==> trial 39: inputs <==
// ml_demodulator
module ml_demodulator(
    i_clk,
    i_reset,
    i_trig,
    i_y_hat,
    i_r,
    i_rd_rdy,
    o_rd_vld,
    o_llr,
    o_hard_bit
);
Settings: LEC_CHECK=0, CAP_MARGIN=20, CORE_MARGIN=2, CORE_UTILIZATION=72, CTS_CLUSTER_SIZE=41, HOLD_SLACK_MARGIN=-0.08, SETUP_SLACK_MARGIN=2.77, SLEW_MARGIN=20; clock period 9.44 ns.
run.sh (not shown) runs the stock make flow with config.mk's settings and CLKGATE_MAP_FILE=.
==> trial 95: changes against trial 39 <==
Settings changed: CAP_MARGIN 20 to 15, CTS_CLUSTER_DIAMETER set to 192, CTS_CLUSTER_SIZE 41 to 96, HOLD_SLACK_MARGIN -0.08 to not set, PLACE_DENSITY set to 0.6, SETUP_SLACK_MARGIN 2.77 to 1.93.
==> flow/constraint.sdc (replaced) <==
create_clock -name core_clock -period 7.8 [get_ports {i_clk}]
set_input_delay 1.5600 -clock core_clock [delete_from_list [all_inputs] [get_ports {i_clk}]]
set_output_delay 1.5600 -clock core_clock [all_outputs]
set_load 0.01 [all_outputs]
==> comparison <==
Trial 39 reached the layout checks and failed them: negative setup slack. Trial 95 stopped in global routing. In synthesized cell count, trial 39 and trial 95 do not differ. Area after synthesis is the same in trial 95 and trial 39. In die area, trial 95 and trial 39 do not differ.
==> figures <==
Final HPWL from detailed placement: trial 95 184000 µm; trial 39 157000 µm
Gp weighted congestion: trial 95 1.05; trial 39 1.05
Post-CTS Resized: trial 95 333; trial 39 325
Io pins: trial 95 494; trial 39 494
Cell type with the largest total area: trial 95 sky130_fd_sc_hd__dfrtp_1; trial 39 sky130_fd_sc_hd__dfrtp_1
Placement Setup Slack: trial 95 -2.21 ns; trial 39 -0.250 ns
Number of H-tree levels: trial 95 1; trial 39 3
Number of buffers created by CTS: trial 95 12; trial 39 66
Post-synth top flop: trial 95 sky130_fd_sc_hd__dfrtp_1; trial 39 sky130_fd_sc_hd__dfrtp_1
Outcome: trial 95 did not finish; trial 39 complete, but fails checks
Stage where the flow stopped: trial 95 global routing; trial 39 -
Reasons for failing layout checks: trial 95 -; trial 39 negative setup slack
Core Footprint: trial 95 88000 µm²; trial 39 88000 µm²
Cells after DPL: trial 95 9498; trial 39 8436
Count of flip-flops with a built-in enable after synthesis: trial 95 0; trial 39 0
Number of buffers inserted by post-CTS setup repair: trial 95 96; trial 39 130
Post-detailed-placement cell area: trial 95 76500 µm²; trial 39 69100 µm²

* * *

==> run a: inputs <==
Starting RTL as in the previous note.
make LEC_CHECK=0 CAP_MARGIN=20 CORE_MARGIN=2 CORE_UTILIZATION=72 CTS_CLUSTER_DIAMETER=318 CTS_CLUSTER_SIZE=37 PLACE_DENSITY=0.35 SETUP_SLACK_MARGIN=1.3 SLEW_MARGIN=20 finish   # period 4.47 ns
==> run b: changes against run a <==
CTS_CLUSTER_DIAMETER = 95   (was 318)
CTS_CLUSTER_SIZE = default   (was 37)
HOLD_SLACK_MARGIN = 0.29   (was default)
MAX_ROUTING_LAYER = met4   (was default)
PLACE_DENSITY = 0.6   (was 0.35)
SETUP_SLACK_MARGIN = 1.43   (was 1.3)
==> flow/constraint.sdc (replaced) <==
create_clock -name core_clock -period 9.9 [get_ports {i_clk}]
set_input_delay 1.9800 -clock core_clock [delete_from_list [all_inputs] [get_ports {i_clk}]]
set_output_delay 1.9800 -clock core_clock [all_outputs]
set_load 0.01 [all_outputs]
==> run c: changes against run a <==
CORE_UTILIZATION = 40   (was 72)
CTS_CLUSTER_DIAMETER = default   (was 318)
CTS_CLUSTER_SIZE = default   (was 37)
PLACE_DENSITY = 0.6   (was 0.35)
SETUP_SLACK_MARGIN = default   (was 1.3)
==> flow/constraint.sdc (replaced) <==
create_clock -name core_clock -period 10.7 [get_ports {i_clk}]
set_input_delay 2.1400 -clock core_clock [delete_from_list [all_inputs] [get_ports {i_clk}]]
set_output_delay 2.1400 -clock core_clock [all_outputs]
set_load 0.01 [all_outputs]
==> run d: changes against run a <==
CORE_UTILIZATION = 66   (was 72)
CTS_CLUSTER_DIAMETER = 95   (was 318)
CTS_CLUSTER_SIZE = default   (was 37)
MAX_ROUTING_LAYER = met4   (was default)
PLACE_DENSITY = 0.6   (was 0.35)
SETUP_SLACK_MARGIN = default   (was 1.3)
==> flow/constraint.sdc (replaced) <==
create_clock -name core_clock -period 8.9 [get_ports {i_clk}]
set_input_delay 1.7800 -clock core_clock [delete_from_list [all_inputs] [get_ports {i_clk}]]
set_output_delay 1.7800 -clock core_clock [all_outputs]
set_load 0.01 [all_outputs]
==> notes <==
- Run c went through all stages and came out clean. Run a failed in global routing (5_1_grt), error GRT-0116. Run b finished with setup timing left. Run d finished with setup timing left.
- The highest design area belongs to run d, the lowest to run c.
- Between run b and run d, the lower setup slack is in run d (gap 0.86 ns).
- Sequential share of layout area: run d < run b < run c.
- In flip-flop count, run b and run d do not differ.
- Utilization, highest first: run b, run d, run c.
- In synthesized cell count, run d and run c do not differ.
- Against run b, the non-clock buffer count of run c is lower by 241.
==> figures <==
item	run c	run a	run b	run d
Outcome	complete, no violations	aborted with a tool error	finished with violations	finished with violations
Failing step	-	global routing (5_1_grt)	-	-
Violated checks	-	-	setup timing	setup timing
Fraction of standard cell area in multi-input logic	65.2%	-	66.1%	62.8%
Std-Cell Core Area	0.158 mm2	0.0880 mm2	0.0880 mm2	0.0953 mm2
Number of flip-flops and latches	541	-	541	541
Measured slew at the worst slew-check pin	1.15 ns	-	1.16 ns	1.25 ns
Area of all placed cells without fillers	0.0713 mm2	-	0.0758 mm2	0.0795 mm2
Cell type with the highest occurrence count on the critical path	sky130_fd_sc_hd__fa_1	-	sky130_fd_sc_hd__a21oi_2	sky130_fd_sc_hd__buf_4
Data required time at the worst endpoint	11.26 ns	-	10.46 ns	9.45 ns
RePlAce Congestion	0.964	1.06	1.03	1.04
TritonCTS clock tree	built	-	built	built
Fraction of area in registers	19.1%	-	18.0%	17.1%
Startpoint type of the worst setup path	register	-	register	register
Violation tally from detailed-route iteration zero	3579	-	7940	6311

* * *

==> run K: inputs <==
ml_demodulator again, from the RTL that the note above started with.
Design ml_demodulator, start of the top module:
module ml_demodulator(
    i_clk,
    i_reset,
    i_trig,
    i_y_hat,
    i_r,
    i_rd_rdy,
    o_rd_vld,
    o_llr,
    o_hard_bit
);
input i_clk;
input i_reset;
input i_trig;
input [159:0] i_y_hat;
input [319:0] i_r;
input i_rd_rdy;
output o_rd_vld;
output [7:0] o_llr;
output o_hard_bit;
localparam IDLE = 0;
localparam R44_S = 4'd1;
localparam R33_S = 4'd2;
localparam R34_S = 4'd3;
localparam R22_S = 4'd4;
localparam BUF = 3'd1;
localparam CAL_AB = 3'd2;
localparam OUT = 3'd3;
localparam CAL_CD = 3'd4;
localparam CAL_EF = 3'd5;
localparam CAL_GH = 3'd6;
localparam COMPARE = 3'd7;
integer i, j, k, m, n, p, q;
wire       gclk1, gclk2, gclk3; 
wire [1:0] SQRT   = 2'b1_1;  
wire [39:0] r34, r23, r24, r12, r13, r14;
wire [19:0] r44, r33, r22, r11;
wire [39:0] y4, y3, y2, y1;
reg [9:0] r34_r_r, r24_r_r, r14_r_r, r23_r_r, r13_r_r, r12_r_r, r34_i_r, r24_i_r, r14_i_r, r23_i_r, r13_i_r, r12_i_r;
wire [9:0] r34_r_w, r24_r_w, r14_r_w, r23_r_w, r13_r_w, r12_r_w, r34_i_w, r24_i_w, r14_i_w, r23_i_w, r13_i_w, r12_i_w;
reg [9:0] r44_r_r, r33_r_r, r22_r_r, r11_r_r;
wire [9:0] r44_r_w, r33_r_w, r22_r_w, r11_r_w;
  ...
==> flow/config.mk <==
export PLATFORM = sky130hd
export DESIGN_NAME = ml_demodulator
export DESIGN_NICKNAME = ml_demodulator
export VERILOG_FILES = /design/flow/design.v
export SDC_FILE = /design/flow/constraint.sdc
export NUM_CORES = 4
export LEC_CHECK = 0
export CAP_MARGIN = 20
export CELL_PAD_IN_SITES_GLOBAL_PLACEMENT = 0
export CORE_MARGIN = 3
export CORE_UTILIZATION = 70
export CTS_CLUSTER_SIZE = 41
export GPL_ROUTABILITY_DRIVEN = 0
export MAX_ROUTING_LAYER = met4
export PLACE_DENSITY = 0.58
export SLEW_MARGIN = 20
export TNS_END_PERCENT = 20
==> flow/constraint.sdc <==
create_clock -name core_clock -period 8.85 [get_ports {i_clk}]
set_input_delay 1.7700 -clock core_clock [delete_from_list [all_inputs] [get_ports {i_clk}]]
set_output_delay 1.7700 -clock core_clock [all_outputs]
set_load 0.01 [all_outputs]
==> run B (differences from run K) <==
CELL_PAD_IN_SITES_GLOBAL_PLACEMENT = default   (was 0)
CORE_MARGIN = 2   (was 3)
CORE_UTILIZATION = 72   (was 70)
CTS_CLUSTER_SIZE = 43   (was 41)
GPL_ROUTABILITY_DRIVEN = default   (was 0)
HOLD_SLACK_MARGIN = -0.1   (was default)
PLACE_DENSITY = default   (was 0.58)
SETUP_SLACK_MARGIN = -0.57   (was default)
TNS_END_PERCENT = default   (was 20)
==> flow/constraint.sdc (replaced) <==
create_clock -name core_clock -period 8.24 [get_ports {i_clk}]
set_input_delay 1.6480 -clock core_clock [delete_from_list [all_inputs] [get_ports {i_clk}]]
set_output_delay 1.6480 -clock core_clock [all_outputs]
set_load 0.01 [all_outputs]
==> comparison table <==
Worst slack at placement: run B -1.56 ns; run K -0.984 ns
# Post-CTS Setup Buffers: run B 117; run K 45
Detailed Place HPWL: run B 175,000 µm; run K 161,000 µm
Fp util: run B 72.3%; run K 71.3%
Post-Place Cell Area: run B 74,100 µm²; run K 72,600 µm²
Overall chip area: run B 90,700 µm²; run K 94,500 µm²
Standard cell core area: run B 88,000 µm²; run K 89,200 µm²
Overall die width: run B 301 µm; run K 307 µm
Number of gates resized after CTS: run B 315; run K 203
Die height: run B 301 µm; run K 307 µm
Instance count after placement with tap cells included: run B 9,179; run K 8,997
Clock Tree Buf Depth: run B 3; run K 3
Result of the run: run B stopped before the end; run K failed layout checks
Failing step: run B global routing; run K -
Reasons for failing layout checks: run B -; run K negative setup slack
